## P
==> flow/design.v (excerpt) <==
module caesar_cipher (
   input            clk
  ,input            rst_n
  ,input            ptxt_valid  
  ,input            mode  
  ,input            key_shift_dir_1  
  ,input            key_shift_dir_3  
  ,input      [4:0] key_shift_num_1  
  ,input      [4:0] key_shift_num_3  
  ,input      [7:0] ptxt_char
  ,output reg [7:0] ctxt_char
  ,output reg       err_invalid_key_shift_num
  ,output reg       err_invalid_ptxt_char
  ,output reg       ctx_ready
);
For scale: ~2,500 cells after synthesis, about 10 flip-flops, about 35 I/O pins, about 14,000 um^2 of cells after synthesis.
==> flow/config.mk <==
export PLATFORM = sky130hd
export DESIGN_NAME = caesar_cipher
export DESIGN_NICKNAME = caesar_cipher
export VERILOG_FILES = /design/flow/design.v
export SDC_FILE = /design/flow/constraint.sdc
export NUM_CORES = 4
export LEC_CHECK = 0
export ABC_AREA = 1
export CAP_MARGIN = 15
export CELL_PAD_IN_SITES_DETAIL_PLACEMENT = 0
export CELL_PAD_IN_SITES_GLOBAL_PLACEMENT = 1
export CORE_ASPECT_RATIO = 1.42
export CORE_MARGIN = 2
export CORE_UTILIZATION = 24
export CTS_CLUSTER_DIAMETER = 313
export GPL_ROUTABILITY_DRIVEN = 1
export GPL_TIMING_DRIVEN = 1
export HOLD_SLACK_MARGIN = 0.13
export MAX_ROUTING_LAYER = met5
export MIN_ROUTING_LAYER = met2
export PLACE_DENSITY_LB_ADDON = 0.22
export SETUP_SLACK_MARGIN = -0.49
export SLEW_MARGIN = 20
export TNS_END_PERCENT = 65
==> flow/constraint.sdc <==
create_clock -name core_clock -period 7.77 [get_ports {clk}]
set_input_delay 1.5540 -clock core_clock [delete_from_list [all_inputs] [get_ports {clk}]]
set_output_delay 1.5540 -clock core_clock [all_outputs]
set_load 0.01 [all_outputs]
run.sh (not shown) runs the stock make flow with config.mk's settings and CLKGATE_MAP_FILE=.
Layout checks on P: not met. Flow itself completed; violations: negative setup slack.
--- input diff P..Q ---
- CORE_ASPECT_RATIO no longer set, was 1.42
- GPL_ROUTABILITY_DRIVEN no longer set, was 1
- HOLD_SLACK_MARGIN no longer set, was 0.13
- ABC_AREA no longer set, was 1
- MAX_ROUTING_LAYER no longer set, was met5
- PLACE_DENSITY_LB_ADDON now 0.1, was 0.22
- SETUP_SLACK_MARGIN no longer set, was -0.49
- CORE_UTILIZATION now 63, was 24
- CTS_CLUSTER_DIAMETER now 389, was 313
- MIN_ROUTING_LAYER now met1, was met2
- CELL_PAD_IN_SITES_GLOBAL_PLACEMENT now 0, was 1
- the clock period (ns, I/O delays scaled along) now 10.8, was 7.77
[summary]
- Synthesized area grows by more than 10% when moving from P to Q.
- Compared with P, in Q total placed cells including tap cells moved down; portion of the post-synthesis area used by sequential elements -0.20 points.
- Q terminated abnormally: global routing (5_1_grt) reported GRT-0183.
- Die size: Q is under P
- Q gives less height of the chip than P did.
--- input diff Q..R ---
- CELL_PAD_IN_SITES_DETAIL_PLACEMENT: 0 -> unset
- PLACE_DENSITY_LB_ADDON: 0.1 -> unset
- CELL_PAD_IN_SITES_GLOBAL_PLACEMENT: 0 -> unset
- CTS_CLUSTER_DIAMETER: 389 -> unset
- CAP_MARGIN: 15 -> 20
- CORE_UTILIZATION: 63 -> 9
- TNS_END_PERCENT: 65 -> unset
- GPL_TIMING_DRIVEN: 1 -> unset
- MIN_ROUTING_LAYER: met1 -> unset
- the clock period (ns, I/O delays scaled along): 10.8 -> 15.6
## What came out
- R reached the end of the flow, and the finished layout is clean on the timing, design-rule and antenna checks.
- Against Q as the reference, R delivers a higher post-detailed-placement half-perimeter wirelength.
- Reported for R and Q, count of clock tree sinks turned out identical to the last digit.
- Q → R: number of buffers inserted by post-CTS setup repair moved down, number of buffers added by the clock tree synthesis step level, placeable core region moved up, starting density of the core moved down, die outline area moved up.
- Number of buffers inserted by hold repair at cts: R vs Q identical
- Re synthesized cell count: no difference whatsoever between R and Q.
- In R the die boundary height turned out 160% higher than in Q.
Modified inputs, S compared to R
- CORE_UTILIZATION now 40, was 9
- the clock period (ns, I/O delays scaled along) now 13.6, was 15.6
--- outcome ---
R has higher wire length on met3 than S. Of the two values seen for worst setup path endpoint, ctxt_char[1]$_DFF_PN0_ was produced by S and ctxt_char[3]$_DFF_PN0_ by R. Reported for R and S, number of multi-input combinational cells in the layout turned out identical to the last digit. Between R and S, the flow reports total of plain and repair buffers excluding clock buffers increasing by more than a quarter. When S is measured against R, its remaining max-slew budget at the tightest pin turns out 2.2 points higher.

========
## JK
Starting RTL as in the previous note.
clock: 14.0 ns
lec_check: 0
abc_area: 1
cap_margin: 20
core_margin: 2
core_utilization: 36
cts_cluster_diameter: 344
cts_cluster_size: 98
gpl_routability_driven: 0
place_density_lb_addon: 0.08
slew_margin: 20
tns_end_percent: 10
> inputs changed (JK -> MS)
Settings: CORE_UTILIZATION: 36 -> 68; CELL_PAD_IN_SITES_DETAIL_PLACEMENT: unset -> 1; CTS_CLUSTER_DIAMETER: 344 -> 46; SLEW_MARGIN: 20 -> 35; GPL_ROUTABILITY_DRIVEN: 0 -> 1; MIN_ROUTING_LAYER: unset -> met2; PLACE_DENSITY_LB_ADDON: 0.08 -> unset; TNS_END_PERCENT: 10 -> unset; CORE_ASPECT_RATIO: unset -> 1.15; CTS_CLUSTER_SIZE: 98 -> 97; ABC_AREA: 1 -> 0; GPL_TIMING_DRIVEN: unset -> 0; MAX_ROUTING_LAYER: unset -> met4.
==> comparison <==
Synthesized cell count in MS is 200 lower than in JK. MS vs. JK: number of distinct standard cells referenced by the synthesized netlist now sits higher; number of rows in the core area now sits lower; total standard cell area after synthesis now sits higher. The log for MS ends in detailed placement with error DPL-0033, so the run never completed.
Relative to MS, the following input files were edited for AL:
Settings: removing CORE_ASPECT_RATIO (formerly 1.15); setting PLACE_DENSITY_LB_ADDON to 0.08 for the first time; changing CORE_UTILIZATION from 68 to 56; removing GPL_ROUTABILITY_DRIVEN (formerly 1); changing CTS_CLUSTER_DIAMETER from 46 to 103; removing CELL_PAD_IN_SITES_DETAIL_PLACEMENT (formerly 1); removing MAX_ROUTING_LAYER (formerly met4); changing CTS_CLUSTER_SIZE from 97 to 100; removing MIN_ROUTING_LAYER (formerly met2); changing SLEW_MARGIN from 35 to 20; removing GPL_TIMING_DRIVEN (formerly 0); removing ABC_AREA (formerly 0); setting TNS_END_PERCENT to 10 for the first time.
## What came out
MS got as far as detailed placement, where a tool error ended the run.
AL reached the end of the flow, and the finished layout is clean on the timing, design-rule and antenna checks.
Looking at fraction of the core area occupied by cells at floorplan across MS and AL, the one that comes out lower is AL.
Re average footprint of a synthesized cell: no difference whatsoever between MS and AL.
Measured against MS, the die size of AL comes out at 1.2 times the reference value.
--- input diff AL..TR ---
Settings: SLEW_MARGIN changed from 20 to 0; MIN_ROUTING_LAYER newly set to met2; CTS_CLUSTER_DIAMETER removed (was 103); CORE_UTILIZATION changed from 56 to 23; PLACE_DENSITY_LB_ADDON removed (was 0.08); TNS_END_PERCENT removed (was 10); CTS_CLUSTER_SIZE removed (was 100).
### Flow results
TR went all the way through the flow, and no timing, DRC or antenna check failed.
TR ended up with ctxt_char[1] as its capture point of the worst path; AL ended up with ctxt_char[5].
| design area | lower: AL |
Compared with AL, in TR final critical delay including setup and external delays now larger, cell area after placement now larger, clock-cell share of area comparable.
Filler cell count: TR > AL
In TR the core utilization turned out 35 points lower than in AL.

========
Starting RTL as in the previous note.
Design caesar_cipher, start of the top module:
module caesar_cipher (
   input            clk
  ,input            rst_n
  ,input            ptxt_valid  
  ,input            mode  
  ,input            key_shift_dir_1  
  ,input            key_shift_dir_3  
  ,input      [4:0] key_shift_num_1  
  ,input      [4:0] key_shift_num_3  
  ,input      [7:0] ptxt_char
  ,output reg [7:0] ctxt_char
  ,output reg       err_invalid_key_shift_num
  ,output reg       err_invalid_ptxt_char
  ,output reg       ctx_ready
);
Settings: LEC_CHECK=0, ABC_AREA=1, CAP_MARGIN=20, CORE_MARGIN=2, CORE_UTILIZATION=72, CTS_CLUSTER_DIAMETER=335, CTS_CLUSTER_SIZE=99, HOLD_SLACK_MARGIN=-0.05, PLACE_DENSITY=0.39, SETUP_SLACK_MARGIN=1.63, SLEW_MARGIN=20, TNS_END_PERCENT=5; clock period 5.57 ns.
The first run stopped in 3_5_place_dp on DPL-0038.
Next try:
==> flow/config.mk (replaced) <==
export PLATFORM = sky130hd
export DESIGN_NAME = caesar_cipher
export DESIGN_NICKNAME = caesar_cipher
export VERILOG_FILES = /design/flow/design.v
export SDC_FILE = /design/flow/constraint.sdc
export NUM_CORES = 4
export LEC_CHECK = 0
export CAP_MARGIN = 20
export CORE_MARGIN = 2
export CORE_UTILIZATION = 70
export MAX_ROUTING_LAYER = met4
export SLEW_MARGIN = 20
==> flow/constraint.sdc (replaced) <==
create_clock -name core_clock -period 10.7 [get_ports {clk}]
set_input_delay 2.1400 -clock core_clock [delete_from_list [all_inputs] [get_ports {clk}]]
set_output_delay 2.1400 -clock core_clock [all_outputs]
set_load 0.01 [all_outputs]
This time the run ended with an error in 5_1_grt with GRT-0232.
Die area climbs by 15%.
Synthesized cell count drops by 8.0%.
Area after synthesis climbs by 12%.

========
caesar_cipher again, from the RTL that the note above started with.
clock: 9.86 ns
lec_check: 0
abc_area: 1
cap_margin: 15
cell_pad_in_sites_detail_placement: 0
cell_pad_in_sites_global_placement: 0
core_margin: 2
core_utilization: 71
cts_cluster_diameter: 60
gpl_timing_driven: 1
min_routing_layer: met1
place_density_lb_addon: 0.1
slew_margin: 20
tns_end_percent: 65
The baseline finished with timing, DRC and antenna clean.
==> next run, changes <==
ABC_AREA = default   (was 1)
CORE_UTILIZATION = 57   (was 71)
CTS_CLUSTER_DIAMETER = 389   (was 60)
clock period = 10.7 ns   (was 9.86 ns; I/O delays follow)
Now the flow ran to the end with violations: setup timing.
Hold slack gets better by 0.19 ns.
Wire length is higher by 39%.
Utilization is lower by 0.77 points.
Cell area is higher by 38%.
Non-clock buffer count climbs by 437.
Area after synthesis came out higher by 12%.
==> next run, changes <==
CELL_PAD_IN_SITES_GLOBAL_PLACEMENT = 2   (was 0)
CORE_UTILIZATION = 44   (was 57)
CTS_CLUSTER_DIAMETER = 66   (was 389)
CTS_CLUSTER_SIZE = 98   (was default)
TNS_END_PERCENT = 15   (was 65)
clock period = 23.0 ns   (was 10.7 ns; I/O delays follow)
This time the run completed with no timing, DRC or antenna violations.
Area after synthesis is unchanged.
Worst hold slack improved by 2.4 ns.
Flip-flop count is unchanged.
Setup slack improved by 6.1 ns.
Final area went down by 21%.
==> next run, changes <==
CELL_PAD_IN_SITES_GLOBAL_PLACEMENT = 0   (was 2)
CORE_UTILIZATION = 70   (was 44)
CTS_CLUSTER_DIAMETER = 363   (was 66)
CTS_CLUSTER_SIZE = 37   (was 98)
PLACE_DENSITY_LB_ADDON = default   (was 0.1)
TNS_END_PERCENT = 65   (was 15)
clock period = 13.7 ns   (was 23.0 ns; I/O delays follow)
After rerunning: The new run ran to the end with no violations. Setup slack loses 5.5 ns. Non-clock buffer count is higher by 16. Area after synthesis is unchanged. Global-route usage climbs by 13 points. Hold slack got worse by 1.8 ns. Via count rises by about 6%. Cell count falls by about 6%.
